== lane 1 ==
// SuperBallPickupMasterRotaryChampionDeluxe5
module SuperBallPickupMasterRotaryChampionDeluxe5(
	input LeftA,
	input LeftB,
	input RightA,
	input RightB,
	input LeftA2,
	input LeftB2,
	input RightA2,
	input RightB2,
	input wire clk,			 
	input wire reset,			 
	output wire [6:0] seg,	 
	output wire [3:0] an,	 
	output wire dp,			 
	output wire [2:0] red,	 
	output wire [2:0] green, 
	output wire [1:0] blue,	 
	output wire hsync,		 
	output wire vsync,			 
	output resetOut
	);
For scale: ~33 I/O pins.
make LEC_CHECK=0 ABC_AREA=1 CAP_MARGIN=20 CELL_PAD_IN_SITES_GLOBAL_PLACEMENT=1 CORE_ASPECT_RATIO=0.69 CORE_MARGIN=7 CORE_UTILIZATION=50 CTS_CLUSTER_SIZE=11 GPL_TIMING_DRIVEN=0 MAX_ROUTING_LAYER=met4 SLEW_MARGIN=25 TNS_END_PERCENT=50 finish   # period 8.32 ns
run.sh (not shown) runs the stock make flow with config.mk's settings and CLKGATE_MAP_FILE=.
Lane 1 completed; timing, DRC and antenna clean
Here is what was changed in the inputs of lane 2 compared with lane 1.
Settings: a deleted CTS_CLUSTER_SIZE that had been 11; a change of CORE_UTILIZATION from 50 to 58; a change of SLEW_MARGIN from 25 to 20; a deleted GPL_TIMING_DRIVEN that had been 0; a change of CORE_MARGIN from 7 to 2; a deleted MAX_ROUTING_LAYER that had been met4; a deleted CORE_ASPECT_RATIO that had been 0.69; a deleted CELL_PAD_IN_SITES_GLOBAL_PLACEMENT that had been 1; a deleted TNS_END_PERCENT that had been 50; a change of the clock period (ns, I/O delays scaled along) from 8.32 to 6.52.
==> results <==
Looking at clock distribution area overhead in the final layout, lane 2 sits 0.39 points above lane 1. Lane 1 consumes less power than lane 2. Lane 1 and lane 2 ended up with roughly the same worst-margin pin slew. Lane 1 reports its most heavily used metal layer in global routing as met1 while lane 2 reports met2.
Changes in lane 3 relative to lane 2:
Settings: clearing ABC_AREA, which used to be 1; putting SETUP_SLACK_MARGIN at 3.77 where nothing was set; swapping 58 for 66 in CORE_UTILIZATION; swapping 6.52 for 13.6 in the clock period (ns, I/O delays scaled along).
==> results <==
- Delta (lane 3 minus lane 2): logic share of the area rose 2.5 points; setup slack after layout rose 4.58 ns; power fell 54%; logic depth of the worst register-to-register path fell 3; number of non-clock buffers in the layout fell 6.5%.
- [diff] area of the mapped netlist, lane 3 relative to lane 2: improvement
- | sequential share of layout area | higher: lane 3 |
- Cells: lane 3 has fewer instances than lane 2
- Relative to lane 2, the routability congestion estimate of lane 3 is lower by about 2.3%.
--- input diff lane 3..lane 4 ---
Settings: putting CTS_CLUSTER_SIZE at 25 where nothing was set; swapping 3.77 for -0.4 in SETUP_SLACK_MARGIN; swapping 13.6 for 8.69 in the clock period (ns, I/O delays scaled along).
## What came out
Cell area | lane 4 vs lane 3 | lane 4 larger. Lane 4 and lane 3 ended up with nearly the same final net count. | first-pass iteration count of the detailed router | lower: lane 4 |. Delta (lane 4 minus lane 3): via count stayed essentially flat; fraction of met2 tracks used by global routing rose by 0.50 points; count of library flops with an enable pin stayed essentially flat; total wire length rose by 0.35%. Global-route usage came out higher on lane 4 than on lane 3. Changes observed in lane 4 relative to lane 3: flip-flop and latch count roughly the same; clock power higher; met1 capacity usage during global routing increased 0.42 points. Lane 4 went all the way through synthesis, placement and routing and the layout is clean on timing, DRC and antenna.
Relative to lane 4, the following input files were edited for lane 5:
Settings: CORE_UTILIZATION changed from 66 to 40; CTS_CLUSTER_SIZE removed (was 25); SETUP_SLACK_MARGIN removed (was -0.4); the clock period (ns, I/O delays scaled along) changed from 8.69 to 20.0.
==> results <==
Diff lane 4 and lane 5: sequential power lower in lane 5
Re total number of vias: lane 5 is 723 down on lane 4.
Lane 5: buffer count excluding the clock tree in the final layout is 5 higher than what lane 4 reported.
Post-layout total power, lane 4 and lane 5: higher on lane 4

========
SuperBallPickupMasterRotaryChampionDeluxe5 again, from the RTL that the note above started with.
export LEC_CHECK = 0
export ABC_AREA = 1
export CAP_MARGIN = 40
export CORE_MARGIN = 2
export CORE_UTILIZATION = 72
export CTS_CLUSTER_DIAMETER = 321
export CTS_CLUSTER_SIZE = 15
export GPL_ROUTABILITY_DRIVEN = 0
export PLACE_DENSITY_LB_ADDON = 0.01
export SETUP_SLACK_MARGIN = 0.77
export SLEW_MARGIN = 20
create_clock -name core_clock -period 5.67 [get_ports {clk}]
Next try:
- CORE_UTILIZATION: 72 -> 69
- CTS_CLUSTER_DIAMETER: 321 -> not set
- CTS_CLUSTER_SIZE: 15 -> 90
- GPL_ROUTABILITY_DRIVEN: 0 -> not set
- PLACE_DENSITY_LB_ADDON: 0.01 -> not set
- SETUP_SLACK_MARGIN: 0.77 -> not set
- clock period: 5.67 -> 11.3 ns (I/O delays scaled with it)
Outcome:
- worst setup slack gets better by 3600 ps
- area after synthesis stays the same
- power is lower by 43%
- utilization is lower by 4.3 points
- hold slack is about the same
Next try:
- CAP_MARGIN: 40 -> 20
- CORE_UTILIZATION: 69 -> 57
- CTS_CLUSTER_SIZE: 90 -> not set
- SETUP_SLACK_MARGIN: not set -> 1.63
- clock period: 11.3 -> 6.52 ns (I/O delays scaled with it)
Result: Worst setup slack degrades by 2800 ps. Power is higher by 82%. Clock skew is lower by 30 ps. Routed wire length is higher by 2.7%. Cell area is higher by 3.2%. Synthesized cell count does not change. Via count is lower by 1.5%. Worst hold slack degrades by 5.0 ps. Cell count is higher by 3.3%. Die size is higher by 21%.
Next try:
- ABC_AREA: 1 -> not set
- CORE_UTILIZATION: 57 -> 40
- SETUP_SLACK_MARGIN: 1.63 -> not set
- clock period: 6.52 -> 10.1 ns (I/O delays scaled with it)
=>
- wire length shrinks by roughly a tenth
- sequential share of layout area goes up by 2.7 points
- sequential power drops by a quarter to a third

========
Starting RTL as in the previous note.
make LEC_CHECK=0 ABC_AREA=1 CAP_MARGIN=0 CORE_MARGIN=2 CORE_UTILIZATION=72 CTS_CLUSTER_DIAMETER=80 CTS_CLUSTER_SIZE=15 GPL_ROUTABILITY_DRIVEN=0 PLACE_DENSITY_LB_ADDON=0.01 SETUP_SLACK_MARGIN=1.46 SLEW_MARGIN=20 finish   # period 5.67 ns
The first run passed the timing, DRC and antenna checks.
Change:
- CAP_MARGIN: 0 -> 20
- CTS_CLUSTER_DIAMETER: 80 -> default
- CTS_CLUSTER_SIZE: 15 -> default
- GPL_ROUTABILITY_DRIVEN: 0 -> default
- PLACE_DENSITY_LB_ADDON: 0.01 -> default
- SETUP_SLACK_MARGIN: 1.46 -> default
- clock period: 5.67 -> 10.4 ns (I/O delays scaled with it)
After rerunning:
- routed wire length goes down by a few percent
- non-clock buffer count went down by 51
- setup slack improves by 2900 ps
- final cell count came out lower slightly
- die size does not change
Change:
- CTS_CLUSTER_SIZE: default -> 72
- PLACE_DENSITY_LB_ADDON: default -> 0.01
- SETUP_SLACK_MARGIN: default -> 0.94
- clock period: 10.4 -> 5.63 ns (I/O delays scaled with it)
=>
- The changed run went through all stages and came out clean
- area after synthesis is unchanged
- sequential power rises by well over a third
- worst setup slack gets worse by 2900 ps
- routed wire length rises by roughly a tenth
- first-iteration DRC count rises by a quarter to a third
- final cell count rises slightly
- synthesized cell count does not change
- design area rises by a few percent
- total power rises by well over a third
Change:
- CELL_PAD_IN_SITES_GLOBAL_PLACEMENT: default -> 0
- CORE_ASPECT_RATIO: default -> 0.71
- CTS_CLUSTER_SIZE: 72 -> default
- HOLD_SLACK_MARGIN: default -> 0.09
- MAX_ROUTING_LAYER: default -> met4
- MIN_ROUTING_LAYER: default -> met1
- SETUP_SLACK_MARGIN: 0.94 -> 1.42
After rerunning: Non-clock buffer count came out lower by 61. Wire length grows by 0.63%. Power fell by 2.8%. Flip-flop count does not change. First-iteration DRC count falls by 2.3%. Via count goes down by 2.7%. Die size barely changes. Core utilization went down by 2.5 points. Count of clock-buffer cells in the layout went down by 11. Cell area is lower by 3.1%. Fmax drops by 5.8%.
No activity file was given, so power comes from the tool's default toggle rates.
